## run A
Design cnn_accel, start of the top module:
module cnn_accel (
    input  logic        clk,
    input  logic        rst,
    input  logic        wr_en,
    input  logic        wr_sel,      
    input  logic [5:0]  wr_addr,
    input  logic [7:0]  wr_data,
    input  logic        start,
    output logic        ready,
    output logic        out_valid,
    output logic [15:0] out_data
);
    typedef enum logic [1:0] {S_IDLE, S_READ, S_CONV, S_POOL} state_t;
    state_t state;
    logic [3:0] k;           
    logic [1:0] s;           
    logic [1:0] py, px;      
    logic [7:0]  pix;
    logic [5:0]  rd_addr;
    logic [71:0] weights;
    logic [7:0]  win [0:8];
    logic [71:0] win_flat;
    logic signed [15:0] conv_out, relu_out;
    logic [15:0] pool_r [0:3];
    logic [15:0] pool_out;
    logic        out_valid_r;
    assign ready = (state == S_IDLE);
    input_buffer #(.DATA_WIDTH(8), .SIZE(64)) u_ibuf (
        .clk(clk), .rst(rst),
        .write_en(wr_en & ~wr_sel & ready),
        .data_in(wr_data),
        .data_out(pix),
        .read_addr(rd_addr),
        .write_addr(wr_addr)
    );
    weight_buffer #(.DATA_WIDTH(8), .SIZE(9)) u_wbuf (
        .clk(clk), .rst(rst),
        .write_en(wr_en & wr_sel & ready),
        .data_in(wr_data),
        .write_addr(wr_addr[3:0]),
        .weights(weights)
    );
    conv2d_core #(.DATA_WIDTH(8)) u_conv (
        .clk(clk), .rst(rst),
        .input_window(win_flat),
        .weights(weights),
        .conv_out(conv_out)
    );
    for (genvar g = 0; g < 9; g++) begin : g_win
        assign win_flat[g*8 +: 8] = win[g];
    end
    relu #(.DATA_WIDTH(16)) u_relu (.in(conv_out), .out(relu_out));
    max_pool #(.DATA_WIDTH(16)) u_pool (
        .in0(pool_r[0]), .in1(pool_r[1]), .in2(pool_r[2]), .in3(pool_r[3]),
        .out(pool_out)
    );
    logic [1:0] ky, kx;
    always_comb begin
        case (k)
            4'd0: begin ky = 2'd0; kx = 2'd0; end
  ...
Size: roughly 60000 um^2 of cells after synthesis.
==> flow/config.mk <==
export PLATFORM = sky130hd
export DESIGN_NAME = cnn_accel
export DESIGN_NICKNAME = cnn_accel
export VERILOG_FILES = /design/flow/design.v
export SDC_FILE = /design/flow/constraint.sdc
export NUM_CORES = 4
export LEC_CHECK = 0
export ABC_AREA = 1
export CAP_MARGIN = 20
export CORE_MARGIN = 2
export CORE_UTILIZATION = 72
export CTS_CLUSTER_SIZE = 74
export MAX_ROUTING_LAYER = met4
export PLACE_DENSITY_LB_ADDON = 0.01
export SETUP_SLACK_MARGIN = 2.92
export SLEW_MARGIN = 20
==> flow/constraint.sdc <==
create_clock -name core_clock -period 10.2 [get_ports {clk}]
set_input_delay 2.0400 -clock core_clock [delete_from_list [all_inputs] [get_ports {clk}]]
set_output_delay 2.0400 -clock core_clock [all_outputs]
set_load 0.01 [all_outputs]
run.sh (not shown) runs the stock make flow with config.mk's settings and CLKGATE_MAP_FILE=.
The inputs of run B differ from those of run A as listed below.
- PLACE_DENSITY_LB_ADDON removed (was 0.01)
- CTS_CLUSTER_DIAMETER newly set to 231
- SETUP_SLACK_MARGIN removed (was 2.92)
- CTS_CLUSTER_SIZE removed (was 74)
- MAX_ROUTING_LAYER removed (was met4)
- the clock period (ns, I/O delays scaled along) changed from 10.2 to 7.2
[summary]
Run B finished all stages; however, its layout fails the closing checks, the failures being negative setup slack. Comparing run A against run B, there is no change at all in core outline area. Post-synth design cell area came out exactly the same in run B and run A. Total number of nets in the final design grows by a few percent when moving from run A to run B. Diff run A -> run B: synthesized-area fraction occupied by and/or/nand/nor cells roughly the same, final-report setup violation count higher, cell area after layout higher, wire length lower, global-route usage lower. Run A reports its worst-path cell with the longest stage delay as sky130_fd_sc_hd__fa_1 while run B reports sky130_fd_sc_hd__fa_2. Looking at timing-limited maximum frequency, run B sits above run A.
### run B -> run C
- removing ABC_AREA (formerly 1)
- setting CTS_CLUSTER_SIZE to 10 for the first time
- removing CTS_CLUSTER_DIAMETER (formerly 231)
- changing the clock period (ns, I/O delays scaled along) from 7.2 to 11.6
--- outcome ---
- Run C vs. run B: wire length went down by 19000 um.
- Of run B and run C, the higher met2 routed wirelength belongs to run B.
- Run C ended up with sky130_fd_sc_hd__o41ai_1 as its slowest library cell on the worst path; run B ended up with sky130_fd_sc_hd__fa_2.
- Run C leaves more setup margin than run B.
- Run C reached the final stage; the timing, design-rule and antenna checks on its layout passed.
- Comparing switching share of power for run B and run C, the smaller number came from run B.
- Of run B and run C, the higher area growth from synthesis to final layout belongs to run B.
- Of run B and run C, run C shows the lower proportion of final cell area spent on non-clock buffers, with run B above it.
- Count of cell types in the netlist of run C exceeds that of run B by more than half.
- Sort run B and run C by global-route usage asc -> top: run C
- Run C vs. run B: cell area went down by about 6%, yosys-reported design area after synthesis went down by about 2%, total die area went down by about 2%.
Changes in run D relative to run C:
- CTS_CLUSTER_SIZE no longer set, was 10
- CORE_UTILIZATION now 40, was 72
- the clock period (ns, I/O delays scaled along) now 10.0, was 11.6
[summary]
- Run D did not stop at any stage, and its layout met the timing, design-rule and antenna checks.
- Summary of the comparison: combinational share of cell area is lower in run D, relative to run C.
- Going from run C to run D, power dissipated in combinational cells picked up an extra 9.7%; number of cells on the critical path picked up an extra 4.5%; aggregate routed wire length picked up an extra 1.1%; portion of total power attributed to combinational logic lost 2.4 points.
- Taking run C as the reference, in run D final-layout clock-cell area share +0.38 points; fmax +8.6%; met2 routed wirelength +8600 um.

---

epsilon:
Starting RTL as in the previous note.
clock: 7.22 ns
lec_check: 0
abc_area: 1
cap_margin: 20
core_margin: 2
core_utilization: 72
cts_cluster_diameter: 104
hold_slack_margin: -0.09
place_density_lb_addon: 0.03
setup_slack_margin: 0.78
slew_margin: 20
epsilon: all stages done; final checks FAILED (negative setup slack).
> inputs changed (epsilon -> beta)
- setting PLACE_DENSITY to 0.66 for the first time
- removing ABC_AREA (formerly 1)
- removing HOLD_SLACK_MARGIN (formerly -0.09)
- removing SETUP_SLACK_MARGIN (formerly 0.78)
- removing PLACE_DENSITY_LB_ADDON (formerly 0.03)
- removing CTS_CLUSTER_DIAMETER (formerly 104)
- changing the clock period (ns, I/O delays scaled along) from 7.22 to 7.12
Notes after the runs:
Across beta and epsilon, no clean finish was achieved.
epsilon -> stages 100% | layout checks FAIL | negative setup slack
Finished, but not clean: beta, with max-capacitance violations, max-slew violations, negative setup slack.
Looking at synthesized instance count, beta sits about 28% below epsilon.
Per the comparison of beta with epsilon, global-route usage shows a reduction of 0.58 points; final standard cell area without fillers dropped 530 um^2; minimum setup slack in the final design now larger.
Diff epsilon -> beta: power dissipated in sequential cells now larger; power after layout now sits higher.
Power is estimated from default activity; no workload was simulated.
